==> flow/design.v <==
module FE_STAGE(
  input clk,
  input reset,
  input [1-1:0] from_DE_to_FE,
  input [(1 + 1 + 1 + 32 + 32 )-1:0] from_AGEX_to_FE,   
  input [4-1:0] from_MEM_to_FE,   
  input [4-1:0] from_WB_to_FE, 
  output [16-2-1:0] imem_addr,
  input  [32-1:0] imem_data,
  output[(32+32+32+4)-1:0] FE_latch_out
);
  reg [(32+32+32+4)-1:0] FE_latch;   
  reg [32-1:0] PC_FE_latch;  
  wire [32-1:0] inst_FE;   
  wire [32-1:0] pcplus_FE;   
  wire stall_pipe;  
  wire [(32+32+32+4)-1:0] FE_latch_contents; 
  wire from_AGEX_is_br;
  wire from_AGEX_is_jmp;
  wire from_AGEX_br_cond;
  wire [32-1:0] from_AGEX_br_target;
  wire [32-1:0] from_AGEX_jmp_target;
  reg after_branch;  
  wire busy_stall;
  assign imem_addr = PC_FE_latch[16-1:2];
  assign inst_FE = imem_data;
  assign FE_latch_out = FE_latch;
  assign pcplus_FE = PC_FE_latch + 32'd4;
  assign FE_latch_contents = { 
                                inst_FE,
                                PC_FE_latch, 
                                pcplus_FE,
                                4'b1111  
                                };
   assign  {
                              from_AGEX_is_br,
                              from_AGEX_is_jmp,
                              from_AGEX_br_cond,
                              from_AGEX_br_target,
                              from_AGEX_jmp_target
                              } = from_AGEX_to_FE; 
   assign {
            busy_stall
            } = from_DE_to_FE;
  assign stall_pipe = after_branch;
  always @ (posedge clk or posedge reset) begin
    if(reset) begin
      PC_FE_latch <= 32'h100;
      after_branch <= 0;
      end
    else if(!stall_pipe) begin
            if (((inst_FE[31:28] == 4'b0010) || (inst_FE[31:28] == 4'b0011)) && !busy_stall)  
                after_branch <= 1;
            if (!busy_stall)
                PC_FE_latch <= pcplus_FE;  
            else
                PC_FE_latch <= PC_FE_latch;  
         end
    else if ((from_AGEX_is_br || from_AGEX_is_jmp)) begin
        if (from_AGEX_is_jmp) begin
            PC_FE_latch <= from_AGEX_jmp_target;
            after_branch <= 0; 
        end   
        else if (from_AGEX_br_cond) begin
            PC_FE_latch <= from_AGEX_br_target;
            after_branch <= 0;  
            end
        else
            PC_FE_latch <= PC_FE_latch;
            if (inst_FE[31:28] == 4'b0010)
                after_branch <= 1;
            else
                after_branch <= 0;  
        end
      else
        PC_FE_latch <= PC_FE_latch;
  end
  always @ (posedge clk or posedge reset) begin
    if(reset) 
        begin 
        FE_latch <= {(32+32+32+4){1'b0}}; 
        end 
     else    
        begin
            if (stall_pipe && !busy_stall && !(inst_FE[31:28] == 4'b0010))
                FE_latch <= {(32+32+32+4){1'b0}};  
            else if (!busy_stall)
                FE_latch <= FE_latch_contents; 
        end  
  end
endmodule
module DE_STAGE(
  input clk,
  input reset,
  input [(32+32+32+4)-1:0] from_FE_latch,
  input [(1 + 1 + 1 + 32 + 32 )-1:0] from_AGEX_to_DE,  
  input [4-1:0] from_MEM_to_DE,     
  input [(1 + 1 + 4 + 32 + 32)-1:0] from_WB_to_DE,  
  output [1-1:0] from_DE_to_FE,   
  output[(32+32+32+6+8+32+32+32 + 1 + 1 + 1 + 1 + 1+ 4 + 8 + 4)-1:0] DE_latch_out
);
  reg [(32+32+32+6+8+32+32+32 + 1 + 1 + 1 + 1 + 1+ 4 + 8 + 4)-1:0] DE_latch;
  reg [32-1:0] regs [(1 << 4)-1:0];
  reg [32-1:0] bb_table;  
  wire [32-1:0] inst_DE; 
  wire [32-1:0] inst_logic;
  wire clear_bubble_reg;
  wire [32-1:0] PC_DE;
  wire [32-1:0] pcplus_DE; 
  wire [6-1:0] op1_DE;
  wire [8-1:0] op2_DE;
  wire [16-1:0] imm_DE;
  wire [4-1:0] rd_DE;
  wire [4-1:0] rs_DE;
  wire [4-1:0] rt_DE;
  wire signed [32-1:0] regval1_DE;
  wire signed [32-1:0] regval2_DE;
  wire signed [32-1:0] sxt_imm_DE;
  wire is_br_DE;
  wire is_jmp_DE;
  wire writes_rt;
  wire rd_mem_DE;
  wire wr_mem_DE;
  wire wr_reg_DE;
  wire [4-1:0] wregno_DE;
  reg [32-1:0] prev_inst;
  reg should_bubble;
  wire busy_stall;
  reg [4-1:0] prev_write;
  reg prev_wr_reg_DE;
  wire[(32+32+32+6+8+32+32+32 + 1 + 1 + 1 + 1 + 1+ 4 + 8 + 4)-1:0] DE_latch_contents; 
  wire[4-1:0] bus_canary_DE; 
  wire from_WB_write;
  wire from_WB_readmem;
  wire [4-1:0] from_WB_regno;
  wire [32-1:0] from_WB_memval;
  wire [32-1:0] from_WB_aluval;
  wire from_AGEX_is_br;
  wire from_AGEX_is_jmp;
  wire from_AGEX_br_cond;
  wire [32-1:0] from_AGEX_br_target;
  wire [32-1:0] from_AGEX_jmp_target;
  assign op1_DE = inst_DE[31:26];   
  assign op2_DE = inst_DE[25:18];
  assign imm_DE = inst_DE[23:8];
  assign rd_DE = inst_DE[11:8];
  assign rs_DE = inst_DE[7:4];
  assign rt_DE = inst_DE[3:0];
  assign regval1_DE = regs[rs_DE];
  assign regval2_DE = regs[rt_DE];
  assign writes_rt = ((op1_DE == 6'b010010) || (inst_DE[31] == 1'b1) || (is_jmp_DE));
  assign is_br_DE = (inst_DE[31:28] == 4'b0010);
  assign is_jmp_DE = (inst_DE[31:28] == 4'b0011);
  assign rd_mem_DE = (op1_DE == 6'b010010);  
  assign wr_reg_DE = (writes_rt || (op1_DE == 6'b000000));
  assign wr_mem_DE = (op1_DE == 6'b011010);  
  assign wregno_DE = (writes_rt) ? rt_DE : rd_DE;
  assign DE_latch_out = DE_latch; 
  SXT mysxt (.IN(imm_DE), .OUT(sxt_imm_DE));
  assign {
            inst_DE,
            PC_DE, 
            pcplus_DE,
            bus_canary_DE 
            }  = from_FE_latch;   
  assign {
    from_WB_write,  
    from_WB_readmem,  
    from_WB_regno,  
    from_WB_memval,  
    from_WB_aluval   
  } = from_WB_to_DE;
  assign {
    from_AGEX_is_br,
    from_AGEX_is_jmp,
    from_AGEX_br_cond,
    from_AGEX_br_target,
    from_AGEX_jmp_target
  } = from_AGEX_to_DE;
  assign from_DE_to_FE = {busy_stall};
  wire busy_rs;
  wire busy_rt;
  assign busy_rs = bb_table[rs_DE];
  assign busy_rt = bb_table[rt_DE];
  assign busy_stall = 0;  
    assign DE_latch_contents = {
                                  inst_DE,                         
                                  PC_DE,
                                  pcplus_DE,
                                  op1_DE,
                                  op2_DE,
                                  regval1_DE,
                                  regval2_DE,
                                  sxt_imm_DE,
                                  is_br_DE,
                                  is_jmp_DE,
                                  rd_mem_DE,
                                  wr_mem_DE,
                                  wr_reg_DE,
                                  wregno_DE,
                                  rs_DE,
                                  rt_DE,
                                   bus_canary_DE 
                                  }; 
  always @ (negedge clk or posedge reset) begin
    if(reset) begin
	  	regs[0] <= {32{1'b0}};
	  	regs[1] <= {32{1'b0}};
	   	regs[2] <= {32{1'b0}};
		  regs[3] <= {32{1'b0}};
	  	regs[4] <= {32{1'b0}};
		  regs[5] <= {32{1'b0}};
		  regs[6] <= {32{1'b0}};
		  regs[7] <= {32{1'b0}};
		  regs[8] <= {32{1'b0}};
		  regs[9] <= {32{1'b0}};
		  regs[10] <= {32{1'b0}};
		  regs[11] <= {32{1'b0}};
		  regs[12] <= {32{1'b0}};
		  regs[13] <= {32{1'b0}};
		  regs[14] <= {32{1'b0}};
		  regs[15] <= {32{1'b0}}; 
		  bb_table <= 0;
     end else begin
        if (from_WB_write) begin
            regs[from_WB_regno] <= (from_WB_readmem) ? from_WB_memval : from_WB_aluval;
            bb_table[from_WB_regno] <= 0;  
        end
        if (prev_wr_reg_DE)
            bb_table[prev_write] <= 1;   
     end
  end
  always @ (posedge clk or posedge reset) begin
    if(reset) begin
      DE_latch <= {(32+32+32+6+8+32+32+32 + 1 + 1 + 1 + 1 + 1+ 4 + 8 + 4){1'b0}};
      should_bubble <= 0;
      prev_write <= 0;
      prev_wr_reg_DE <= 0;
      end
     else begin
     if (busy_stall || should_bubble)
        DE_latch <= {(32+32+32+6+8+32+32+32 + 1 + 1 + 1 + 1 + 1+ 4 + 8 + 4){1'b0}};
     else
        DE_latch <= DE_latch_contents;
      if (!busy_stall) begin
        prev_wr_reg_DE <= wr_reg_DE;
        if (wr_reg_DE)                                        
            prev_write <= wregno_DE;
        end
      else begin
        prev_wr_reg_DE <= 0;
        prev_write <= 0;
        end
      if ((!should_bubble) && (!busy_stall))       
        should_bubble <= (is_br_DE || is_jmp_DE);
      else if ((from_AGEX_is_br || from_AGEX_is_jmp))
        should_bubble <= 0;
     end
  end
endmodule
module SXT(IN, OUT);
  parameter IBITS = 16;
  parameter OBITS = 32;
  input  [IBITS-1:0] IN;
  output [OBITS-1:0] OUT;
  assign OUT = {{(OBITS-IBITS){IN[IBITS-1]}}, IN};
endmodule
module AGEX_STAGE(
  input clk,
  input reset,
  input [4 + 1 + 32-1:0] from_MEM_to_AGEX,    
  input [4 + 1 + 32-1:0] from_WB_to_AGEX,   
  input [(32+32+32+6+8+32+32+32 + 1 + 1 + 1 + 1 + 1+ 4 + 8 + 4)-1:0] from_DE_latch,
  output[(32+32+32 + 32 + 1 + 1 + 1 + 4 + 4)-1:0] AGEX_latch_out,
  output[(1 + 1 + 1 + 32 + 32 )-1:0] from_AGEX_to_FE,
  output[(1 + 1 + 1 + 32 + 32 )-1:0] from_AGEX_to_DE
);
  reg [(32+32+32 + 32 + 1 + 1 + 1 + 4 + 4)-1:0] AGEX_latch; 
  assign AGEX_latch_out = AGEX_latch;
  wire[(32+32+32 + 32 + 1 + 1 + 1 + 4 + 4)-1:0] AGEX_latch_contents; 
  wire [32-1:0]inst_AGEX; 
  wire [32-1:0]PC_AGEX;
  wire [32-1:0]pcplus_AGEX; 
  wire [6-1:0] op1_AGEX;
  wire [8-1:0] op2_AGEX;
  wire [16-1:0] imm_AGEX;
  wire signed [32-1:0] regval1_AGEX;
  wire signed [32-1:0] regval2_AGEX;
  wire signed [32-1:0] sxt_imm_AGEX;
  wire signed [32-1:0] raw1;
  wire signed [32-1:0] raw2;
  wire forward_check1EX;
  wire forward_check2EX;
  wire forward_check1MEM;
  wire forward_check2MEM;
  wire [3:0] ex_dest;
  wire ex_write;
  wire [32-1:0] alu_forward; 
  wire [3:0] memwb_dest;
  wire memwb_write;
  wire [32-1:0] wb_forward;
  wire is_br_AGEX;
  wire is_jmp_AGEX;
  wire rd_mem_AGEX;
  wire wr_mem_AGEX;
  wire wr_reg_AGEX;
  wire [4-1:0] wregno_AGEX;
  reg br_cond_AGEX;
  reg [32-1:0] aluout_AGEX; 
  wire[32-1:0] pctarget_AGEX;
  wire[32-1:0] pctarget_AGEX_JMP; 
  wire[3:0] incoming_reg1;
  wire[3:0] incoming_reg2;
  wire[4-1:0] bus_canary_AGEX; 
  always @ (op1_AGEX or regval1_AGEX or regval2_AGEX) begin
    case (op1_AGEX)
      6'b001000 : br_cond_AGEX = (regval1_AGEX == regval2_AGEX);
      6'b001001 : br_cond_AGEX = (regval1_AGEX < regval2_AGEX);
      6'b001010 : br_cond_AGEX = (regval1_AGEX <= regval2_AGEX);
      6'b001011 : br_cond_AGEX = (regval1_AGEX != regval2_AGEX);
      default : br_cond_AGEX = 1'b0;
    endcase
  end
  always @ (op1_AGEX or op2_AGEX or regval1_AGEX or regval2_AGEX or sxt_imm_AGEX) begin
    if(op1_AGEX == 6'b000000)
      case (op2_AGEX)
			8'b00001000	 : aluout_AGEX = {31'b0, regval1_AGEX == regval2_AGEX};
			8'b00001001	 : aluout_AGEX = {31'b0, regval1_AGEX < regval2_AGEX};
		    8'b00001010  : aluout_AGEX = {31'b0, regval1_AGEX <= regval2_AGEX};
		    8'b00001011  : aluout_AGEX = {31'b0, regval1_AGEX != regval2_AGEX};
		    8'b00100000  : aluout_AGEX = (regval1_AGEX + regval2_AGEX);
		    8'b00100100  : aluout_AGEX = (regval1_AGEX & regval2_AGEX);
		    8'b00100101  : aluout_AGEX = (regval1_AGEX | regval2_AGEX);
		    8'b00100110  : aluout_AGEX = (regval1_AGEX ^ regval2_AGEX);
		    8'b00101000  : aluout_AGEX = (regval1_AGEX - regval2_AGEX);
		    8'b00101100  : aluout_AGEX = (~(regval1_AGEX & regval2_AGEX));
		    8'b00101101  : aluout_AGEX = (~(regval1_AGEX | regval2_AGEX));
		    8'b00101110  : aluout_AGEX = (~(regval1_AGEX ^ regval2_AGEX));
		    8'b00110000  : aluout_AGEX = (regval1_AGEX >> regval2_AGEX);
		    8'b00110001  : aluout_AGEX = (regval1_AGEX << regval2_AGEX);
			default	 : aluout_AGEX = {32{1'b0}};
		endcase
	 else if(op1_AGEX == 6'b010010 || op1_AGEX == 6'b011010 || op1_AGEX == 6'b100000)
		aluout_AGEX = regval1_AGEX + sxt_imm_AGEX;
	 else if(op1_AGEX == 6'b100100)
		aluout_AGEX = regval1_AGEX & sxt_imm_AGEX;
	 else if(op1_AGEX == 6'b100101)
		aluout_AGEX = regval1_AGEX | sxt_imm_AGEX;
	 else if(op1_AGEX == 6'b100110)
		aluout_AGEX = regval1_AGEX ^ sxt_imm_AGEX;
     else if(op1_AGEX == 6'b001100)
        aluout_AGEX = PC_AGEX + 4;  
	 else
		aluout_AGEX = {32{1'b0}};
	 end
    assign pctarget_AGEX = PC_AGEX + 4 + 4 * sxt_imm_AGEX;
    assign pctarget_AGEX_JMP = regval1_AGEX + 4 * sxt_imm_AGEX;
    assign {
      ex_dest,
      ex_write,
      alu_forward
    } = from_MEM_to_AGEX;
    assign {
      memwb_dest,
      memwb_write,
      wb_forward
    } = from_WB_to_AGEX;
    wire[4-1:0] in_destex;
    wire[4-1:0] raw_destex;
    assign in_destex = raw_destex;
    wire forward_checkDESTEX;
    assign forward_check1EX = ((incoming_reg1 == ex_dest) & ex_write);
    assign forward_check2EX = ((incoming_reg2 == ex_dest) & ex_write);
    assign forward_checkDESTEX = (((in_destex == ex_dest) & ex_write) & (op1_AGEX == 6'b010010 || op1_AGEX == 6'b011010 || op1_AGEX == 6'b100000));
    assign forward_check1MEM = (memwb_write & (memwb_dest == incoming_reg1) & (~(ex_dest == incoming_reg1) || (ex_write == 0)));
    assign forward_check2MEM = (memwb_write & (memwb_dest == incoming_reg2) & (~(ex_dest == incoming_reg2) || (ex_write == 0)));
    assign forward_checkDESTMEM = ((memwb_write & (memwb_dest == in_destex) & (~(ex_dest == in_destex) || (ex_write == 0))) & (op1_AGEX == 6'b010010 || op1_AGEX == 6'b011010 || op1_AGEX == 6'b100000));
    assign regval1_AGEX = forward_check1EX ? alu_forward : (forward_check1MEM ? wb_forward : raw1);
    assign regval2_AGEX = forward_check2EX ? alu_forward : (forward_check2MEM ? wb_forward : raw2);
    assign wregno_AGEX = in_destex;
    assign  {
                                  inst_AGEX,
                                  PC_AGEX,
                                  pcplus_AGEX,
                                  op1_AGEX,
                                  op2_AGEX,
                                  raw1,
                                  raw2,
                                  sxt_imm_AGEX,                                
                                  is_br_AGEX,
                                  is_jmp_AGEX,
                                  rd_mem_AGEX,
                                  wr_mem_AGEX,
                                  wr_reg_AGEX,
                                  raw_destex,
                                  incoming_reg1,
                                  incoming_reg2,
                                  bus_canary_AGEX
                                  } = from_DE_latch; 
  assign AGEX_latch_contents = {
                                inst_AGEX,
                                PC_AGEX,
                                aluout_AGEX,
                                regval2_AGEX,
                                rd_mem_AGEX,
                                wr_mem_AGEX,
                                wr_reg_AGEX,
                                wregno_AGEX,
                                bus_canary_AGEX     
                                 }; 
  assign from_AGEX_to_FE = {
                                is_br_AGEX,  
                                is_jmp_AGEX,  
                                br_cond_AGEX,  
                                pctarget_AGEX,  
                                pctarget_AGEX_JMP  
                                 }; 
  assign from_AGEX_to_DE = {
                                is_br_AGEX,  
                                is_jmp_AGEX,  
                                br_cond_AGEX,  
                                pctarget_AGEX,  
                                pctarget_AGEX_JMP  
                                 };
  always @ (posedge clk or posedge reset) begin
    if(reset) begin
      AGEX_latch <= {(32+32+32 + 32 + 1 + 1 + 1 + 4 + 4){1'b0}};
        end 
    else 
        begin
            AGEX_latch <= AGEX_latch_contents ;
        end 
  end
endmodule
module MEM_STAGE(
  input clk,
  input reset,
  input  [3:0] KEY,
  output [16-2-1:0] dmem_addr,
  output [32-1:0] dmem_wdata,
  output dmem_we,
  output dmem_re,
  input  [32-1:0] dmem_rdata,
  input [4-1:0] from_WB_to_MEM,  
  input [(32+32+32 + 32 + 1 + 1 + 1 + 4 + 4)-1:0] from_AGEX_latch, 
  output[(32+32+32 +32 + 32 + 1 + 1 + 4 + 1 + 32 + 32 + 4)-1:0] MEM_latch_out,
  output[4-1:0] from_MEM_to_FE,
  output[4-1:0] from_MEM_to_DE,
  output[4 + 1 + 32-1:0] from_MEM_to_AGEX
);
  reg [(32+32+32 +32 + 32 + 1 + 1 + 4 + 1 + 32 + 32 + 4)-1:0] MEM_latch; 
  wire[(32+32+32 +32 + 32 + 1 + 1 + 4 + 1 + 32 + 32 + 4)-1:0] MEM_latch_contents; 
  wire [32-1:0] rd_val_MEM; 
  wire [32-1:0] memaddr_MEM; 
  wire [32-1:0] inst_MEM; 
  wire [32-1:0] PC_MEM;
  wire [32-1:0] aluout_MEM; 
  wire [32-1:0] regval2_MEM;
  wire rd_mem_MEM;
  wire wr_mem_MEM;
  wire wr_reg_MEM;
  wire [4-1:0] wregno_MEM;
  wire [32-1:0 ] regval_MEM;  
   wire [4-1:0] bus_canary_MEM;
  assign rd_val_MEM = (memaddr_MEM == 32'hFFFFF080) ? {{(32-4){1'b0}}, ~KEY} :
  								dmem_rdata;
  assign dmem_addr = memaddr_MEM[16-1:2];
  assign dmem_wdata = regval2_MEM;
  assign dmem_we = wr_mem_MEM;
  assign dmem_re = rd_mem_MEM;
   assign MEM_latch_out = MEM_latch; 
   assign memaddr_MEM = aluout_MEM;
   assign regval_MEM = 0;
   assign {
                                inst_MEM,
                                PC_MEM,
                                aluout_MEM,
                                regval2_MEM,
                                rd_mem_MEM,
                                wr_mem_MEM,
                                wr_reg_MEM,
                                wregno_MEM,
                                 bus_canary_MEM
                                 } = from_AGEX_latch;  
   assign MEM_latch_contents = {
                                inst_MEM,
                                PC_MEM,
                                memaddr_MEM,
                                regval_MEM,
                                regval2_MEM, 
                                wr_mem_MEM,
                                wr_reg_MEM,
                                wregno_MEM,
                                rd_mem_MEM,  
                                rd_val_MEM,  
                                aluout_MEM,  
                              bus_canary_MEM                   
   };
   assign from_MEM_to_AGEX = {
                                wregno_MEM,
                                wr_reg_MEM,
                                aluout_MEM
   };
  always @ (posedge clk or posedge reset) begin
    if(reset) begin
        MEM_latch <= {(32+32+32 +32 + 32 + 1 + 1 + 4 + 1 + 32 + 32 + 4){1'b0}}; 
    end
    else 
     begin 
        MEM_latch <= MEM_latch_contents;
     end 
  end
endmodule
module WB_STAGE(
  input clk,
  input reset,  
  input [(32+32+32 +32 + 32 + 1 + 1 + 4 + 1 + 32 + 32 + 4)-1:0] from_MEM_latch,
  output[4-1:0] from_WB_to_FE,
  output[(1 + 1 + 4 + 32 + 32)-1:0] from_WB_to_DE,  
  output[4 + 1 + 32-1:0] from_WB_to_AGEX,
  output[4-1:0] from_WB_to_MEM,
  output [6:0] HEX0,
  output [6:0] HEX1, 
  output [9:0] LEDR 
);
  wire [32-1:0]inst_WB; 
  wire [32-1:0]PC_WB;
  wire [32-1:0] memaddr_WB; 
  wire [32-1:0] regval_WB; 
  wire [32-1:0] regval2_WB;
  wire wr_mem_WB;
  wire wr_reg_WB;
  wire [4-1:0] wregno_WB;
  wire [4-1:0] bus_canary_WB;
  reg [23:0] HEX_out; 
  reg [9:0] LEDR_out; 
  wire rd_mem_WB;
  wire [32-1:0] rd_val_WB;
  wire [32-1:0] aluout_WB;
 always @ (posedge clk or posedge reset) begin
    if(reset)
	   HEX_out <= 24'hFEDEAD;
	 else if(wr_mem_WB && (memaddr_WB == 32'hFFFFF000))
      HEX_out <= regval2_WB[24-1:0];
  end
  assign HEX0 = HEX_out[3:0];  
  assign HEX1 = HEX_out[7:4];
   assign {
                                inst_WB,                        
                                PC_WB,
                                memaddr_WB,
                                regval_WB,
                                regval2_WB,
                                wr_mem_WB,
                                wr_reg_WB,
                                wregno_WB,
                                rd_mem_WB,
                                rd_val_WB, 
                                aluout_WB, 
                                 bus_canary_WB 
                                 } = from_MEM_latch; 
   assign from_WB_to_DE = {
                                wr_reg_WB,  
                                rd_mem_WB,  
                                wregno_WB,  
                                rd_val_WB,  
                                aluout_WB   
   };
   assign from_WB_to_AGEX = {
                                wregno_WB,
                                wr_reg_WB,
                                aluout_WB
   };
   always @ (posedge clk or posedge reset) begin
    if(reset)
	   LEDR_out <= 0;
	 else if(wr_mem_WB && (memaddr_WB == 32'hFFFFF020))
      LEDR_out <= regval2_WB[10-1:0];
  end
  assign LEDR = LEDR_out;
endmodule 
module project3_frame(
  input        CLOCK_50,
  input        RESET_N,
  input  [3:0] KEY,
  output [6:0] HEX0,
  output [6:0] HEX1,
  output [9:0] LEDR,
  output [16-2-1:0] imem_addr,
  input  [32-1:0] imem_data,
  output [16-2-1:0] dmem_addr,
  output [32-1:0] dmem_wdata,
  output dmem_we,
  output dmem_re,
  input  [32-1:0] dmem_rdata
);
 wire clk;
 wire reset; 
  assign clk = CLOCK_50;
  assign reset = !RESET_N;
  wire [(32+32+32+4)-1:0] FE_latch_out; 
  wire [(32+32+32+6+8+32+32+32 + 1 + 1 + 1 + 1 + 1+ 4 + 8 + 4)-1:0] DE_latch_out; 
  wire [(32+32+32 + 32 + 1 + 1 + 1 + 4 + 4)-1:0] AGEX_latch_out; 
  wire [(32+32+32 +32 + 32 + 1 + 1 + 4 + 1 + 32 + 32 + 4)-1:0] MEM_latch_out;
  wire [1-1:0] from_DE_to_FE;
  wire [(1 + 1 + 1 + 32 + 32 )-1:0] from_AGEX_to_FE;
  wire [4-1:0] from_MEM_to_FE;
  wire [4-1:0] from_WB_to_FE;
  wire [(1 + 1 + 1 + 32 + 32 )-1:0] from_AGEX_to_DE;
  wire [4-1:0] from_MEM_to_DE;
  wire [(1 + 1 + 4 + 32 + 32)-1:0] from_WB_to_DE;
  wire [4 + 1 + 32-1:0] from_MEM_to_AGEX;
  wire [4 + 1 + 32-1:0] from_WB_to_AGEX;
  wire [4-1:0] from_WB_to_MEM;
FE_STAGE my_FE_stage(
    .clk(clk), 
    .reset(reset), 
    .from_DE_to_FE(from_DE_to_FE),
    .from_AGEX_to_FE(from_AGEX_to_FE),
    .from_MEM_to_FE(from_MEM_to_FE),
    .from_WB_to_FE(from_WB_to_FE),
    .imem_addr(imem_addr),
    .imem_data(imem_data),
    .FE_latch_out(FE_latch_out)); 
DE_STAGE my_DE_stage(
  .clk(clk),
  .reset(reset),
  .from_FE_latch(FE_latch_out),
  .from_AGEX_to_DE(from_AGEX_to_DE),  
  .from_MEM_to_DE(from_MEM_to_DE),     
  .from_WB_to_DE(from_WB_to_DE), 
  .from_DE_to_FE(from_DE_to_FE),   
  .DE_latch_out(DE_latch_out)
);
AGEX_STAGE my_AGEX_stage(
  .clk(clk),
  .reset(reset),
  .from_MEM_to_AGEX(from_MEM_to_AGEX),    
  .from_WB_to_AGEX(from_WB_to_AGEX),   
  .from_DE_latch(DE_latch_out),
  .AGEX_latch_out(AGEX_latch_out),
  .from_AGEX_to_FE(from_AGEX_to_FE),
  .from_AGEX_to_DE(from_AGEX_to_DE)
);
MEM_STAGE my_MEM_stage(
  .clk(clk),
  .reset(reset),
  .KEY(KEY),
  .dmem_addr(dmem_addr),
  .dmem_wdata(dmem_wdata),
  .dmem_we(dmem_we),
  .dmem_re(dmem_re),
  .dmem_rdata(dmem_rdata),
  .from_WB_to_MEM(from_WB_to_MEM),  
  .from_AGEX_latch(AGEX_latch_out), 
  .MEM_latch_out(MEM_latch_out),
  .from_MEM_to_FE(from_MEM_to_FE),
  .from_MEM_to_DE(from_MEM_to_DE),
  .from_MEM_to_AGEX(from_MEM_to_AGEX)
);     
WB_STAGE my_WB_stage(
  .clk(clk),
  .reset(reset),  
  .from_MEM_latch(MEM_latch_out),
  .from_WB_to_FE(from_WB_to_FE),
  .from_WB_to_DE(from_WB_to_DE),  
  .from_WB_to_AGEX(from_WB_to_AGEX),
  .from_WB_to_MEM(from_WB_to_MEM),
  .HEX0(HEX0),
  .HEX1(HEX1), 
  .LEDR(LEDR) 
);
endmodule
==> flow/run.sh <==
#!/bin/bash
# the make line also repeats each setting of config.mk as NAME=value (left out here)
make -C /OpenROAD-flow-scripts/flow DESIGN_CONFIG=/design/flow/config.mk WORK_HOME=/design/flow/orfs CLKGATE_MAP_FILE= finish
==> flow/config.mk <==
export PLATFORM = sky130hd
export DESIGN_NAME = project3_frame
export DESIGN_NICKNAME = project3_frame
export VERILOG_FILES = /design/flow/design.v
export SDC_FILE = /design/flow/constraint.sdc
export NUM_CORES = 4
export LEC_CHECK = 0
export ABC_AREA = 0
export CAP_MARGIN = 40
export CORE_MARGIN = 2
export CORE_UTILIZATION = 72
export CTS_CLUSTER_DIAMETER = 374
export CTS_CLUSTER_SIZE = 37
export GPL_TIMING_DRIVEN = 1
export MIN_ROUTING_LAYER = met1
export PLACE_DENSITY_LB_ADDON = 0.06
export SETUP_SLACK_MARGIN = -0.39
export SLEW_MARGIN = 25
export TNS_END_PERCENT = 5
==> flow/constraint.sdc <==
create_clock -name core_clock -period 3.96 [get_ports {CLOCK_50}]
set_input_delay 0.7920 -clock core_clock [delete_from_list [all_inputs] [get_ports {CLOCK_50}]]
set_output_delay 0.7920 -clock core_clock [all_outputs]
set_load 0.01 [all_outputs]
==> results.md, run 1 <==
| Group | Item | Reported |
|:---|:---|:---|
| synth | Count leader, synth | nor2_1 |
| placed design | Post-detail-place hpwl | 161000 um |
| floorplan | Overall die width | 281 um |
| cts | CTS Buf Count | 28 |
| floorplan | Starting Density | 0.726 |
| synth | Sequential cell area fraction in the yosys report | 0.417 |
| cts | Sinks on Clock Net | 917 |
| synth | Count of flip-flops with a built-in enable after synthesis | 0 |
| synth | Proportion of synthesized flip-flops having asynchronous set or reset | 1.00 |
| placed design | Tally of buffers added on design ports | 149 |
| synth | Avg Cell Area, Syn | 8.77 sq um |
| synth | Cells in synth_stat.txt | 6277 |
| synth | Total standard cell area after synthesis | 55100 sq um |
| synth | AND-OR/OR-AND Cells, Area Fraction | 0.230 |
| global route | Total congestion overflow | 48 |
| synth | Comb area leader | AND-OR/OR-AND gates |
| floorplan | Chip area | 78700 sq um |
| global route | Global router's overall resource usage | 0.744 |
| synth | Post-synthesis instance total | 6277 |
| cts | Total number of H-tree levels | 1 |
| synth | Biggest area cells | dfrtn_1, dfrtp_1, a21oi_1, a22oi_1, nor2_1 |
| synth | Chip Area, Yosys | 55100 sq um |
| floorplan | Number of placement rows | 101 |
| synth | Xor-xnor portion of the synthesized cell area | 0.0355 |
| floorplan | Die y size | 281 um |
| synth | Multiplexer fraction of the synthesized cell area | 0.0502 |
| synth | Adder Share, Synth | 0.0486 |
| synth | Warnings from Yosys | 7 |
| status | Halt Reason | [ERROR GRT-0232] Routing congestion too high. Check the congestion heatmap in the GUI. |
| placed design | Routability Congestion | 1.27 |
| synth | And+or+nand+nor area frac | 0.166 |
| synth | Top cell area share | 0.233 |
| placed design | Placement Cell Area | 63600 sq um |
| status | Stage reached | global routing (5_1_grt) |
| synth | Prevailing post-synth register cell | dfrtn_1 |
| floorplan | Ports placed on the boundary | 156 |
| cts | Number of buffers on the longest clock path | 3 |
| synth | Post-synthesis register bit count | 917 |
| cts | Library cell used as clock root buffer | clkbuf_16 |
| synth | Number of library cell types mapped by synthesis | 88 |
| synth | Synth top cells by count | nor2_1, a21oi_1, dfrtn_1 |
| synth | Post-synth top area cell | dfrtn_1 |
| floorplan | Std-Cell Core Area | 75800 sq um |
| status | Outcome | aborted with a tool error |
-- repair_timing --
item	4_1_cts
gates cloned	1
hold buffers	1
setup endpoints to repair	55
endpoints found under the hold margin	5
gates resized	97
pin swaps	47
buffers inserted	23
-- through the flow --
step                hold slack (ns)  instances  setup WS [ns]  setup TNS (ns)
floorplan                     0.331       6282         -0.395          -17.05
global placement              0.335       7744         -0.731          -38.89
detailed placement            0.336       7744         -0.896          -55.38
CTS                           0.365       7811         -0.587          -43.33
-- routing by layer --
layer	overflow	global-route usage
met2	19	0.886
met3	9	0.621
met1	1	0.757
met5	0	0.450
met4	19	0.673
==> inputs of run 2 (changes only) <==
Settings changed: ABC_AREA 0 to default, CAP_MARGIN 40 to 20, CORE_UTILIZATION 72 to 55, CTS_CLUSTER_DIAMETER 374 to default, CTS_CLUSTER_SIZE 37 to default, GPL_TIMING_DRIVEN 1 to default, MIN_ROUTING_LAYER met1 to default, PLACE_DENSITY_LB_ADDON 0.06 to default, SETUP_SLACK_MARGIN -0.39 to default, SLEW_MARGIN 25 to 20, TNS_END_PERCENT 5 to default.
Clock period 3.96 ns to 6.98 ns, I/O delays scaled along.
==> run 2 against run 1 <==
  * Now clean on timing, DRC and antenna
  * Synthesized area stayed put
  * Synthesized cell count stayed put
  * Die area is 30% higher
==> results.md, run 2 <==
| Group | Item | Reported |
|:---|:---|:---|
| worst setup path | Crit path cell chain | inv_1 > or3_1 > or3_2 > buf_4 > nand2_1 > o21ai_0 |
| power | Combinational power | 18000 uW |
| floorplan | Std-Cell Core Area | 99700 sq um |
| floorplan | Die y size | 320 um |
| global route | First-pass GRT wire length | 339000 um |
| routing | Total iterations of the first detailed-routing run | 8 |
| hold path | Worst Hold Class | reg2reg |
| cts | Number of buffers on the longest clock path | 3 |
| synth | Xor-xnor portion of the synthesized cell area | 0.0355 |
| timing | Minimum clock period after layout | 6.18 ns |
| synth | Multiplexer fraction of the synthesized cell area | 0.0502 |
| worst setup path | Worst stage delay on the critical path | 0.56 ns |
| synth | Post-synthesis instance total | 6277 |
| hold path | WHS Endpoint | my_AGEX_stage.AGEX_latch[6] |
| timing | Count of endpoints failing hold in the final timing report | 0 |
| final layout | Number of nets in the finished design | 6485 |
| worst setup path | Reg-to-Reg End | my_DE_stage.regs[8][17] |
| timing | Post-Route Skew | 0.0844 ns |
| cts | Post-CTS Repair Setup Buffers | 0 |
| worst setup path | Library cell contributing the largest single delay on the critical path | or3_1 |
| power | Static leakage | 0.0270 uW |
| global route | Number of global-route vias before repair | 49800 |
| synth | Cells in synth_stat.txt | 6277 |
| hold path | Worst min-delay path startpoint | my_DE_stage.DE_latch[14] |
| global route | Largest net degree at the start of global routing | 92 |
| floorplan | Starting Density | 0.552 |
| synth | Comb area leader | AND-OR/OR-AND gates |
| worst setup path | Beginning of the worst register-to-register path | my_MEM_stage.MEM_latch[72] |
| power | Worst ir drop on vdd | 0.273 mV |
| placed design | Placed insts | 7403 |
| timing | Worst slew slack as a fraction of its limit | 0.198 |
| placed design | Post-detail-place hpwl | 156000 um |
| floorplan | Ports placed on the boundary | 156 |
| timing | Final worst-path cycle share | 0.886 |
| worst setup path | Cell type group with the largest total delay on the critical path | simple AND/OR/NAND/NOR gates |
| synth | Avg Cell Area, Syn | 8.77 sq um |
| floorplan | Number of placement rows | 116 |
| global route | Total congestion overflow | 0 |
| timing | Fmax achieved | 163 MHz |
| synth | Sequential cell area fraction in the yosys report | 0.417 |
| cts | PostCTS Resize Cnt | 0 |
| cts | CTS Hold Buffers Added | 0 |
| final layout | Finished Cell Area | 61400 sq um |
| worst setup path | CP startpoint | my_MEM_stage.MEM_latch[72] |
| cts | Library cell used as clock root buffer | clkbuf_16 |
| synth | And+or+nand+nor area frac | 0.166 |
| placed design | Routability Congestion | 1.09 |
| synth | AND-OR/OR-AND Cells, Area Fraction | 0.230 |
| power | Fraction of power consumed by sequential logic | 0.265 |
| timing | Final Slew Violations | 0 |
| power | Power of the clock network | 5210 uW |
| synth | Total standard cell area after synthesis | 55100 sq um |
| worst setup path | Largest fanout on the critical path | 64 |
| run | Max Cap Viol | 0 |
| synth | Count of flip-flops with a built-in enable after synthesis | 0 |
| power | Total power of the final layout | 31600 uW |
| final layout | Util after Layout | 0.615 |
| routing | DRC errors left | 0 |
| floorplan | Overall die width | 320 um |
| power | Top contributor to total power | combinational cells |
| synth | Chip Area, Yosys | 55100 sq um |
| worst setup path | Critical Path Sink | my_DE_stage.regs[8][17] |
| synth | Number of library cell types mapped by synthesis | 88 |
| routing | Via count | 52200 |
| status | Outcome | finished clean |
| run | Tool warnings | 124 |
| synth | Proportion of synthesized flip-flops having asynchronous set or reset | 1.00 |
| cts | Total number of H-tree levels | 3 |
| routing | Total Wirelength | 233000 um |
| final layout | Cell Count, Final, Fillers Out | 7585 |
| power | Power attributed to sequential cells | 8370 uW |
| power | Power Dens Cells | 514 nW/um^2 |
| routing | Detailed router's first-iteration violation count | 7329 |
| global route | Initial antenna violation count | 16 |
| worst setup path | Kind of end point of the critical path | flip-flop |
| worst setup path | Stages on the worst setup path | 6 |
| final layout | Area Overhead vs Synth | 11.4% |
| worst setup path | Crit Path Class | reg2reg |
| routing | Ratio of routed vias to standard cells | 6.88 |
| timing | Setup TNS Final | 0 ns |
| worst setup path | Worst R2R Path Depth | 6 |
| power | Internal power component | 15600 uW |
| worst setup path | Required time reported for the critical path endpoint | 3.94 ns |
| worst setup path | Crit path arrival time | 3.15 ns |
| synth | Adder Share, Synth | 0.0486 |
| timing | Count of final setup violators | 0 |
| synth | Warnings from Yosys | 7 |
| cts | Sinks on Clock Net | 917 |
| placed design | Placement Cell Area | 58100 sq um |
| timing | Transition time at the pin with the least slew margin | 1.19 ns |
| power | Net switching power figure | 16000 uW |
| synth | Biggest area cells | dfrtn_1, dfrtp_1, a21oi_1, a22oi_1, nor2_1 |
| worst setup path | Category of the worst setup path launch point | flip-flop |
| hold path | WHS Path Cells | 0 |
| cts | Clock Pin Slew Worst Setup and Hold Paths | 0.06 ns |
| routing | Post-detailed-route wirelength per cell | 30.7 um |
| cts | Late-Pin Clk Latency | 0.72 ns |
| synth | Synth top cells by count | nor2_1, a21oi_1, dfrtn_1 |
| synth | Top cell area share | 0.233 |
| synth | Prevailing post-synth register cell | dfrtn_1 |
| cts | CTS Buf Count | 96 |
| worst setup path | Count of buffer and inverter cells on the critical path | 2 |
| global route | Global router's overall resource usage | 0.447 |
| synth | Count leader, synth | nor2_1 |
| cts | TritonCTS clock tree | done |
| power | Part of the total power dissipated in combinational logic | 0.570 |
| power | Clock share of power | 0.165 |
| power | Switching part of the total power | 0.506 |
| placed design | Tally of buffers added on design ports | 149 |
| timing | Unrepaired setup endpoints after global routing | no |
| floorplan | Chip area | 103000 sq um |
| synth | Post-synthesis register bit count | 917 |
| routing | Post-route ant nets | 0 |
| worst setup path | Worst reg-to-reg setup slack | 0.80 ns |
| synth | Post-synth top area cell | dfrtn_1 |
## run 2: stage by stage
step	hold WS, ns	setup slack [ns]
floorplan	0.331	1.47
global placement	0.334	1.08
detailed placement	0.341	0.996
CTS	0.354	0.858
global route	0.358	0.685
finish	0.352	0.796
## run 2: final cells by class
class	instances	area, sq um
Clock inverter	32	353
Clock buffer	145	2830
Antenna cell	4	10.0
Tap cell	1298	1620
Timing Repair Buffer	366	3350
Sequential cell	917	23000
Multi-Input combinational cell	4678	29700
Fill cell	8578	38400
Inverter	145	546
## run 2: routing by layer
| metal | routed length, um | GRT usage |
|---|---|---|
| met1 | 85400 | 0.563 |
| met2 | 101000 | 0.671 |
| met3 | 26500 | 0.118 |
| met4 | 20500 | 0.318 |
| met5 | 105 | 0 |
==> inputs of run 3 (changes only) <==
Settings changed: CELL_PAD_IN_SITES_GLOBAL_PLACEMENT from default to 3, CORE_UTILIZATION 55 to 18, CTS_CLUSTER_SIZE from default to 44, GPL_ROUTABILITY_DRIVEN from default to 0, GPL_TIMING_DRIVEN from default to 1, PLACE_DENSITY_LB_ADDON from default to 0.24, SLEW_MARGIN 20 to 0.
Clock period 6.98 ns to 8.24 ns, I/O delays scaled along.
==> run 3 against run 2 <==
  * Synthesized area did not move
  * Clock-buffer cell count rose by 23
  * Via count fell by 2.9%
  * Non-clock buffer count rose by 20
  * Sequential cell count did not move
  * Core utilization fell by 40 points
  * Worst setup slack improved by 0.46 ns
  * Critical path depth fell by 2
  * First-iteration DRC count fell by 36%
  * Largest cell class unchanged
==> results.md, run 3 <==
| Group | Item | Reported |
|:---|:---|:---|
| power | Part of the total power dissipated in combinational logic | 0.556 |
| timing | Final Slew Violations | 0 |
| synth | Xor-xnor portion of the synthesized cell area | 0.0355 |
| synth | Cells in synth_stat.txt | 6277 |
| synth | Warnings from Yosys | 7 |
| worst setup path | Stages on the worst setup path | 4 |
| global route | Initial antenna violation count | 17 |
| worst setup path | Crit Path Class | reg2reg |
| global route | Global router's overall resource usage | 0.199 |
| placed design | Placed insts | 10200 |
| timing | Post-Route Skew | 0.109 ns |
| synth | Adder Share, Synth | 0.0486 |
| floorplan | Std-Cell Core Area | 305000 sq um |
| worst setup path | Reg-to-Reg End | my_DE_stage.regs[14][21] |
| worst setup path | Category of the worst setup path launch point | flip-flop |
| timing | Worst slew slack as a fraction of its limit | 0.190 |
| cts | Library cell used as clock root buffer | clkbuf_16 |
| synth | Number of library cell types mapped by synthesis | 88 |
| status | Outcome | finished clean |
| power | Power attributed to sequential cells | 7160 uW |
| global route | First-pass GRT wire length | 435000 um |
| run | Max Cap Viol | 0 |
| cts | Late-Pin Clk Latency | 0.78 ns |
| worst setup path | Kind of end point of the critical path | flip-flop |
| synth | Chip Area, Yosys | 55100 sq um |
| routing | Total Wirelength | 317000 um |
| cts | Post-CTS Repair Setup Buffers | 0 |
| synth | Count of flip-flops with a built-in enable after synthesis | 0 |
| timing | Count of endpoints failing hold in the final timing report | 0 |
| hold path | Worst min-delay path startpoint | my_DE_stage.DE_latch[17] |
| power | Worst ir drop on vdd | 0.247 mV |
| final layout | Cell Count, Final, Fillers Out | 10500 |
| floorplan | Starting Density | 0.181 |
| worst setup path | Worst reg-to-reg setup slack | 1.26 ns |
| routing | Total iterations of the first detailed-routing run | 6 |
| final layout | Area Overhead vs Synth | 20.6% |
| global route | Total congestion overflow | 0 |
| synth | AND-OR/OR-AND Cells, Area Fraction | 0.230 |
| power | Power Dens Cells | 443 nW/um^2 |
| cts | CTS Hold Buffers Added | 0 |
| floorplan | Die y size | 557 um |
| cts | PostCTS Resize Cnt | 0 |
| worst setup path | Worst stage delay on the critical path | 0.89 ns |
| floorplan | Chip area | 310000 sq um |
| synth | Comb area leader | AND-OR/OR-AND gates |
| routing | Post-route ant nets | 0 |
| synth | And+or+nand+nor area frac | 0.166 |
| cts | TritonCTS clock tree | done |
| routing | Detailed router's first-iteration violation count | 4709 |
| synth | Count leader, synth | nor2_1 |
| synth | Post-synthesis register bit count | 917 |
| routing | Ratio of routed vias to standard cells | 4.85 |
| run | Tool warnings | 125 |
| worst setup path | Required time reported for the critical path endpoint | 4.64 ns |
| timing | Transition time at the pin with the least slew margin | 1.18 ns |
| worst setup path | Worst R2R Path Depth | 4 |
| power | Combinational power | 16300 uW |
| cts | CTS Buf Count | 120 |
| floorplan | Ports placed on the boundary | 156 |
| global route | Number of global-route vias before repair | 50600 |
| synth | Total standard cell area after synthesis | 55100 sq um |
| worst setup path | Library cell contributing the largest single delay on the critical path | nor2_4 |
| synth | Multiplexer fraction of the synthesized cell area | 0.0502 |
| synth | Top cell area share | 0.233 |
| hold path | Worst Hold Class | reg2reg |
| worst setup path | Cell type group with the largest total delay on the critical path | simple AND/OR/NAND/NOR gates |
| routing | Post-detailed-route wirelength per cell | 30.3 um |
| worst setup path | Crit path arrival time | 3.38 ns |
| worst setup path | Count of buffer and inverter cells on the critical path | 1 |
| routing | Via count | 50700 |
| final layout | Number of nets in the finished design | 6529 |
| power | Internal power component | 14300 uW |
| hold path | WHS Endpoint | my_AGEX_stage.AGEX_latch[9] |
| power | Static leakage | 0.0278 uW |
| synth | Prevailing post-synth register cell | dfrtn_1 |
| power | Clock share of power | 0.201 |
| power | Fraction of power consumed by sequential logic | 0.243 |
| synth | Avg Cell Area, Syn | 8.77 sq um |
| power | Power of the clock network | 5910 uW |
| final layout | Number of filler cells placed in the layout | 33500 |
| synth | Proportion of synthesized flip-flops having asynchronous set or reset | 1.00 |
| synth | Synth top cells by count | nor2_1, a21oi_1, dfrtn_1 |
| floorplan | Number of placement rows | 203 |
| timing | Unrepaired setup endpoints after global routing | no |
| cts | Sinks on Clock Net | 917 |
| synth | Post-synthesis instance total | 6277 |
| hold path | WHS Path Cells | 0 |
| synth | Post-synth top area cell | dfrtn_1 |
| power | Top contributor to total power | combinational cells |
| global route | Largest net degree at the start of global routing | 157 |
| timing | Setup TNS Final | 0 ns |
| synth | Sequential cell area fraction in the yosys report | 0.417 |
| worst setup path | Largest fanout on the critical path | 32 |
| synth | Biggest area cells | dfrtn_1, dfrtp_1, a21oi_1, a22oi_1, nor2_1 |
| cts | Total number of H-tree levels | 3 |
| placed design | Tally of buffers added on design ports | 149 |
| cts | Clock Pin Slew Worst Setup and Hold Paths | 0.06 ns |
| timing | Count of final setup violators | 0 |
| placed design | Post-detail-place hpwl | 221000 um |
| worst setup path | Critical Path Sink | my_DE_stage.regs[14][21] |
| routing | DRC errors left | 0 |
| floorplan | Overall die width | 557 um |
| worst setup path | Beginning of the worst register-to-register path | my_MEM_stage.MEM_latch[71] |
| worst setup path | CP startpoint | my_MEM_stage.MEM_latch[71] |
| cts | Number of buffers on the longest clock path | 3 |
| power | Switching part of the total power | 0.515 |
| worst setup path | Crit path cell chain | nand3_1 > nor2_4 > buf_12 > a21oi_1 |
| power | Net switching power figure | 15200 uW |
==> run 3: cell type report <==
cell class / instances / area, sq um / share of cell area
clock buffer: 168 / 3510 / 0.0529
multi-input combinational: 4678 / 29800 / 0.449
clock inverter: 60 / 902 / 0.0136
tap: 4100 / 5130 / 0.0773
inverter: 145 / 546 / 0.00822
sequential: 917 / 23000 / 0.346
antenna: 2 / 5.00 / 0.0000754
timing repair buffer: 386 / 3530 / 0.0532
==> run 3: routing by layer <==
layer | up-vias | track usage | routed length (um)
met5 | - | 0 | 0
met4 | 0 | 0.0835 | 15100
met3 | 465 | 0.0211 | 13400
met2 | 1708 | 0.334 | 151000
met1 | 25900 | 0.259 | 137000
li1 | 22600 | - | -
==> run 3: metrics by stage <==
step	utilization	total power [uW]	setup slack, ns	instance area, sq um	hold WS, ns
after floorplan	-	16100	2.10	55100	0.331
after global placement	0.203	23600	1.37	61900	0.337
after detailed placement	0.203	23400	1.38	62000	0.339
after CTS	0.218	29500	1.24	66400	0.327
after global routing	0.218	31000	1.11	66400	0.358
final	0.218	29400	1.26	66400	0.334
==> inputs of run 4 (changes only) <==
Settings changed: CELL_PAD_IN_SITES_GLOBAL_PLACEMENT 3 to default, CORE_UTILIZATION 18 to 58, CTS_CLUSTER_SIZE 44 to default, GPL_ROUTABILITY_DRIVEN 0 to default, GPL_TIMING_DRIVEN 1 to default, PLACE_DENSITY_LB_ADDON 0.24 to default, SLEW_MARGIN 0 to 20.
Clock period 8.24 ns to 4.28 ns, I/O delays scaled along.
==> run 4 against run 3 <==
  * Sequential cell count did not move
  * Global-route usage rose by 30 points
  * Critical path type unchanged
  * Die area fell by 69%
  * The layout now fails its checks (negative setup slack)
  * Power rose by 120%
  * Highest routed layer is now met5
  * Clock-buffer cell count fell by 47
  * Core utilization rose by 53 points
==> results.md, run 4 <==
| Group | Item | Reported |
|:---|:---|:---|
| final layout | Number of nets in the finished design | 7222 |
| worst setup path | Stages on the worst setup path | 21 |
| power | Static leakage | 0.0318 uW |
| global route | First-pass GRT wire length | 362000 um |
| status | Outcome | failed layout checks |
| synth | Total standard cell area after synthesis | 55100 sq um |
| global route | Largest net degree at the start of global routing | 132 |
| worst setup path | Worst R2R Path Depth | 21 |
| worst setup path | Worst reg-to-reg setup slack | -0.56 ns |
| global route | Global router's overall resource usage | 0.497 |
| synth | And+or+nand+nor area frac | 0.166 |
| routing | Ratio of routed vias to standard cells | 7.03 |
| timing | Minimum clock period after layout | 4.84 ns |
| routing | Highest routing layer actually used | met5 |
| worst setup path | Critical Path Sink | my_AGEX_stage.AGEX_latch[60] |
| cts | Clock Pin Slew Worst Setup and Hold Paths | 0.06 ns |
| synth | Count leader, synth | nor2_1 |
| timing | Worst slew slack as a fraction of its limit | 0.183 |
| floorplan | Starting Density | 0.582 |
| synth | Xor-xnor portion of the synthesized cell area | 0.0355 |
| global route | Initial antenna violation count | 7 |
| synth | Sequential cell area fraction in the yosys report | 0.417 |
| synth | Cells in synth_stat.txt | 6277 |
| synth | Post-synthesis instance total | 6277 |
| routing | Routed length on met3 | 33100 um |
| timing | Least setup slack across all paths after layout | -0.562 ns |
| cts | Number of buffers on the longest clock path | 3 |
| synth | Avg Cell Area, Syn | 8.77 sq um |
| final layout | Area Overhead vs Synth | 29.1% |
| synth | AND-OR/OR-AND Cells, Area Fraction | 0.230 |
| hold path | Worst Hold Class | in2async |
| cts | Sinks on Clock Net | 917 |
| floorplan | Std-Cell Core Area | 94600 sq um |
| run | Tool warnings | 130 |
| synth | Top cell area share | 0.233 |
| placed design | Tally of buffers added on design ports | 149 |
| status | Layout checks that failed | negative setup slack |
| timing | Fmax achieved | 207 MHz |
| worst setup path | Crit Path Class | reg2reg |
| placed design | Post-detail-place hpwl | 168000 um |
| placed design | Routability Congestion | 1.07 |
| worst setup path | Crit path arrival time | 5.40 ns |
| worst setup path | Beginning of the worst register-to-register path | my_DE_stage.DE_latch[7] |
| routing | Total Wirelength | 254000 um |
| worst setup path | Worst stage delay on the critical path | 0.55 ns |
| power | Clock share of power | 0.148 |
| power | Power of the clock network | 9440 uW |
| worst setup path | Reg-to-Reg End | my_AGEX_stage.AGEX_latch[60] |
| cts | CTS Buf Count | 96 |
| worst setup path | Largest fanout on the critical path | 7 |
| synth | Post-synth top area cell | dfrtn_1 |
| power | Top contributor to total power | combinational cells |
| power | Switching part of the total power | 0.475 |
| worst setup path | Cell type group with the largest total delay on the critical path | AND-OR/OR-AND gates |
| worst setup path | Count of buffer and inverter cells on the critical path | 5 |
| synth | Chip Area, Yosys | 55100 sq um |
| power | Power Dens Cells | 898 nW/um^2 |
| power | Part of the total power dissipated in combinational logic | 0.635 |
| routing | DRC errors left | 0 |
| routing | Met2 wire length | 107000 um |
| worst setup path | Crit path cell chain | nand2b_1 > and4_4 > nand3_4 > buf_6 > mux2i_1 > o21a_2 > inv_1 > ha_1 > nor3_2 > o211ai_1 > buf_4 > a211oi_2 > buf_4 > buf_6 > o21a_1 > o21ai_2 > a21o_1 > a221o_1 > xnor2_2 > a221oi_4 > o21ai_4 |
| routing | Via count | 58300 |
| power | Internal power component | 33500 uW |
| cts | Library cell used as clock root buffer | clkbuf_16 |
| routing | Met1 routed wirelength after detailed routing | 86600 um |
| cts | TritonCTS clock tree | done |
| worst setup path | Category of the worst setup path launch point | flip-flop |
| floorplan | Die y size | 312 um |
| cts | Late-Pin Clk Latency | 0.74 ns |
| timing | Transition time at the pin with the least slew margin | 1.21 ns |
| synth | Post-synthesis register bit count | 917 |
| synth | Synth top cells by count | nor2_1, a21oi_1, dfrtn_1 |
| synth | Count of flip-flops with a built-in enable after synthesis | 0 |
| synth | Number of library cell types mapped by synthesis | 88 |
| power | Worst ir drop on vdd | 0.647 mV |
| run | Max Cap Viol | 0 |
| cts | Total number of H-tree levels | 3 |
| worst setup path | Library cell contributing the largest single delay on the critical path | a221oi_4 |
| power | Combinational power | 40500 uW |
| timing | Final hold slack | 0.352 ns |
| timing | Unrepaired setup endpoints after global routing | yes |
| worst setup path | Kind of end point of the critical path | flip-flop |
| worst setup path | CP startpoint | my_DE_stage.DE_latch[7] |
| floorplan | Overall die width | 312 um |
| synth | Proportion of synthesized flip-flops having asynchronous set or reset | 1.00 |
| power | Power attributed to sequential cells | 13900 uW |
| routing | Detailed router's first-iteration violation count | 8761 |
| floorplan | Number of placement rows | 113 |
| placed design | Post-Place Worst Slack | -0.954 ns |
| timing | Final worst-path cycle share | 1.13 |
| final layout | Number of filler cells placed in the layout | 6682 |
| synth | Adder Share, Synth | 0.0486 |
| timing | Post-Route Skew | 0.0773 ns |
| routing | Total iterations of the first detailed-routing run | 10 |
| global route | Total congestion overflow | 0 |
| power | Fraction of power consumed by sequential logic | 0.218 |
| worst setup path | Required time reported for the critical path endpoint | 4.84 ns |
| global route | Number of global-route vias before repair | 55700 |
| synth | Biggest area cells | dfrtn_1, dfrtp_1, a21oi_1, a22oi_1, nor2_1 |
| floorplan | Chip area | 97400 sq um |
| power | Net switching power figure | 30400 uW |
| timing | Count of endpoints failing hold in the final timing report | 0 |
| floorplan | Ports placed on the boundary | 156 |
| synth | Warnings from Yosys | 7 |
| routing | Post-detailed-route wirelength per cell | 30.6 um |
| synth | Prevailing post-synth register cell | dfrtn_1 |
| routing | Post-route ant nets | 0 |
| timing | Final Slew Violations | 0 |
| final layout | Util after Layout | 0.752 |
| synth | Comb area leader | AND-OR/OR-AND gates |
| synth | Multiplexer fraction of the synthesized cell area | 0.0502 |
| timing | Count of final setup violators | 117 |
run 4: repair_timing:
| action | 4_1_cts | 5_1_grt |
|---|---|---|
| setup buffers | 60 | 62 |
| pin swaps | 76 | 167 |
| cloned | 13 | 5 |
| gates resized | 271 | 328 |
| hold buffers | 0 | 0 |
| endpoints found under the setup margin | 90 | 146 |
run 4: area by class of cell:
class | instances | area [sq um] | share of cell area
Antenna cell | 6 | 15.0 | 0.000211
Clock buffer | 121 | 2660 | 0.0374
Clock inverter | 59 | 875 | 0.0123
Inverter | 145 | 558 | 0.00785
Multi-Input combinational cell | 4678 | 32300 | 0.455
Sequential cell | 917 | 23000 | 0.323
Tap cell | 1265 | 1580 | 0.0223
Timing Repair Buffer | 1103 | 10100 | 0.142
run 4: metrics by stage:
stage / area (sq um) / power, uW / std cells / setup TNS (ns)
2_1_floorplan: 55900 / 32000 / 6282 / -0.0166
3_3_place_gp: 63800 / 47400 / 7984 / -17.05
3_5_place_dp: 63800 / 47800 / 7984 / -22.97
4_1_cts: 69300 / 59600 / 8236 / -6.37
5_1_grt: 71100 / 65900 / 8288 / -25.62
6_report: 71100 / 63900 / 8294 / -18.08
run 4: metal layers:
| layer | vias to the layer above | global-route usage |
|---|---|---|
| met2 | 4844 | 0.738 |
| met3 | 1753 | 0.139 |
| li1 | 24000 | - |
| met1 | 27700 | 0.607 |
| met4 | 6 | 0.403 |
| met5 | - | 0 |
==> inputs of run 5 (changes only) <==
Settings changed: ABC_AREA from default to 0, CAP_MARGIN 20 to 15, CTS_CLUSTER_DIAMETER from default to 31, CTS_CLUSTER_SIZE from default to 83, GPL_TIMING_DRIVEN from default to 1, MIN_ROUTING_LAYER from default to met1, SETUP_SLACK_MARGIN from default to 1.07, TNS_END_PERCENT from default to 5.
Clock period 4.28 ns to 4.14 ns, I/O delays scaled along.
==> run 5 against run 4 <==
  * The layout still fails its checks (negative setup slack)
  * Die area did not move
  * Sequential power rose by 4%
  * Routed wire length rose by 3.7%
  * Core utilization rose by 2.6 points
  * Register-to-register slack got worse by 0.05 ns
  * Synthesized area did not move
==> results.md, run 5 <==
| Group | Item | Reported |
|:---|:---|:---|
| global route | Initial antenna violation count | 12 |
| worst setup path | Worst reg-to-reg setup slack | -0.61 ns |
| cts | Total number of H-tree levels | 4 |
| routing | Ratio of routed vias to standard cells | 7.06 |
| timing | Post-Route Skew | 0.124 ns |
| power | Internal power component | 38500 uW |
| synth | Top cell area share | 0.233 |
| worst setup path | Stages on the worst setup path | 24 |
| power | Total power of the final layout | 71600 uW |
| timing | Least setup slack across all paths after layout | -0.607 ns |
| routing | Detailed router's first-iteration violation count | 9688 |
| placed design | Post-Place Worst Slack | -0.712 ns |
| worst setup path | Crit path cell chain | buf_4 > xnor2_2 > nand3_1 > buf_4 > nor2_4 > buf_12 > buf_4 > nand2_1 > o21a_1 > ha_1 > and3_4 > nand4_1 > nand4b_1 > buf_4 > and3_4 > a211oi_4 > a21oi_4 > o21ai_4 > nand2b_4 > buf_12 > buf_4 > buf_6 > o211ai_1 > o21ai_1 |
| synth | Xor-xnor portion of the synthesized cell area | 0.0355 |
| synth | Post-synth top area cell | dfrtn_1 |
| placed design | Routability Congestion | 1.10 |
| floorplan | Starting Density | 0.582 |
| cts | TritonCTS clock tree | done |
| synth | And+or+nand+nor area frac | 0.166 |
| timing | Minimum clock period after layout | 4.75 ns |
| worst setup path | Cell repeated most along the worst path | buf_4 |
| run | Max Cap Viol | 0 |
| floorplan | Overall die width | 312 um |
| synth | Synth top cells by count | nor2_1, a21oi_1, dfrtn_1 |
| worst setup path | Reg-to-Reg End | my_FE_stage.PC_FE_latch[14] |
| global route | Largest net degree at the start of global routing | 78 |
| synth | AND-OR/OR-AND Cells, Area Fraction | 0.230 |
| synth | Post-synthesis instance total | 6277 |
| synth | Multiplexer fraction of the synthesized cell area | 0.0502 |
| worst setup path | Worst R2R Path Depth | 24 |
| power | Switching part of the total power | 0.462 |
| synth | Proportion of synthesized flip-flops having asynchronous set or reset | 1.00 |
| worst setup path | CP startpoint | my_AGEX_stage.AGEX_latch[7] |
| worst setup path | Count of buffer and inverter cells on the critical path | 8 |
| cts | Sinks on Clock Net | 917 |
| cts | Number of buffers on the longest clock path | 3 |
| cts | CTS Buf Count | 172 |
| timing | Setup TNS Final | -29.37 ns |
| power | Clock share of power | 0.213 |
| synth | Chip Area, Yosys | 55100 sq um |
| worst setup path | Kind of end point of the critical path | flip-flop |
| timing | Transition time at the pin with the least slew margin | 1.16 ns |
| final layout | Area Overhead vs Synth | 33.6% |
| synth | Sequential cell area fraction in the yosys report | 0.417 |
| worst setup path | Required time reported for the critical path endpoint | 4.79 ns |
| power | Worst ir drop on vdd | 0.614 mV |
| routing | Via count | 59900 |
| timing | Final Slew Violations | 0 |
| worst setup path | Category of the worst setup path launch point | flip-flop |
| worst setup path | Crit Path Class | reg2reg |
| routing | Total iterations of the first detailed-routing run | 13 |
| global route | Total congestion overflow | 0 |
| timing | Count of final setup violators | 139 |
| global route | Number of global-route vias before repair | 59200 |
| status | Outcome | failed layout checks |
| global route | Global router's overall resource usage | 0.524 |
| worst setup path | Largest fanout on the critical path | 7 |
| synth | Count of flip-flops with a built-in enable after synthesis | 0 |
| timing | Count of endpoints failing hold in the final timing report | 0 |
| floorplan | Number of placement rows | 113 |
| synth | Comb area leader | AND-OR/OR-AND gates |
| floorplan | Std-Cell Core Area | 94600 sq um |
| synth | Number of library cell types mapped by synthesis | 88 |
| power | Power attributed to sequential cells | 14400 uW |
| synth | Avg Cell Area, Syn | 8.77 sq um |
| worst setup path | Cell type group with the largest total delay on the critical path | simple AND/OR/NAND/NOR gates |
| timing | Final worst-path cycle share | 1.15 |
| cts | Library cell used as clock root buffer | clkbuf_16 |
| routing | Post-detailed-route wirelength per cell | 31.1 um |
| power | Fraction of power consumed by sequential logic | 0.202 |
| power | Power Dens Cells | 973 nW/um^2 |
| worst setup path | Critical Path Sink | my_FE_stage.PC_FE_latch[14] |
| status | Layout checks that failed | negative setup slack |
| power | Top contributor to total power | combinational cells |
| cts | Clock Pin Slew Worst Setup and Hold Paths | 0.07 ns |
| cts | CTS Hold Buffers Added | 0 |
| synth | Biggest area cells | dfrtn_1, dfrtp_1, a21oi_1, a22oi_1, nor2_1 |
| worst setup path | Beginning of the worst register-to-register path | my_AGEX_stage.AGEX_latch[7] |
| floorplan | Ports placed on the boundary | 156 |
| power | Power of the clock network | 15300 uW |
| hold path | Worst Hold Class | in2async |
| run | Tool warnings | 128 |
| power | Net switching power figure | 33100 uW |
| routing | DRC errors left | 0 |
| floorplan | Die y size | 312 um |
| placed design | Tally of buffers added on design ports | 149 |
| synth | Total standard cell area after synthesis | 55100 sq um |
| cts | Late-Pin Clk Latency | 0.83 ns |
| synth | Post-synthesis register bit count | 917 |
| final layout | Util after Layout | 0.778 |
| final layout | Number of nets in the finished design | 7336 |
| synth | Prevailing post-synth register cell | dfrtn_1 |
| power | Part of the total power dissipated in combinational logic | 0.585 |
| timing | Worst slew slack as a fraction of its limit | 0.222 |
| routing | Post-route ant nets | 0 |
| global route | First-pass GRT wire length | 382000 um |
| placed design | Post-detail-place hpwl | 173000 um |
| synth | Cells in synth_stat.txt | 6277 |
| synth | Adder Share, Synth | 0.0486 |
| floorplan | Chip area | 97400 sq um |
| final layout | Number of filler cells placed in the layout | 5978 |
| power | Combinational power | 41900 uW |
| synth | Count leader, synth | nor2_1 |
| worst setup path | Library cell contributing the largest single delay on the critical path | ha_1 |
| timing | Fmax achieved | 211 MHz |
| worst setup path | Crit path arrival time | 5.40 ns |
| worst setup path | Worst stage delay on the critical path | 0.45 ns |
| power | Static leakage | 0.0330 uW |
| synth | Warnings from Yosys | 7 |
| routing | Total Wirelength | 263000 um |
| timing | Unrepaired setup endpoints after global routing | yes |
[run 5: layout make-up]
type | instances | area (sq um) | area share
antenna | 6 | 15.0 | 0.000204
clock buffer | 211 | 4680 | 0.0636
clock inverter | 113 | 1690 | 0.0230
inverter | 145 | 558 | 0.00758
multi-input combinational | 4678 | 32100 | 0.436
sequential | 917 | 23000 | 0.312
tap | 1265 | 1580 | 0.0215
timing repair buffer | 1141 | 9990 | 0.136
[run 5: stage by stage]
step,cell area [sq um],std cells,hold WS (ns)
4_1_cts,72200,8433,0.121
3_3_place_gp,64900,8078,0.334
3_5_place_dp,64900,8078,0.338
2_1_floorplan,56500,6282,0.331
6_report,73600,8476,0.126
5_1_grt,73600,8471,0.134
[run 5: repair_timing]
action                                  in CTS  in global routing
cloned                                       2                  1
pin swaps                                   65                 98
endpoints found under the setup margin     640                640
gates resized                              161                238
buffers inserted                            29                 36
[run 5: metal layers]
layer	global-route usage	up-vias	share of wire
li1	-	24300	-
met1	0.624	28400	0.34
met2	0.769	5270	0.42
met3	0.173	1993	0.13
met4	0.439	10	0.11
met5	0	-	0.00030
No activity file was given, so power comes from the tool's default toggle rates.
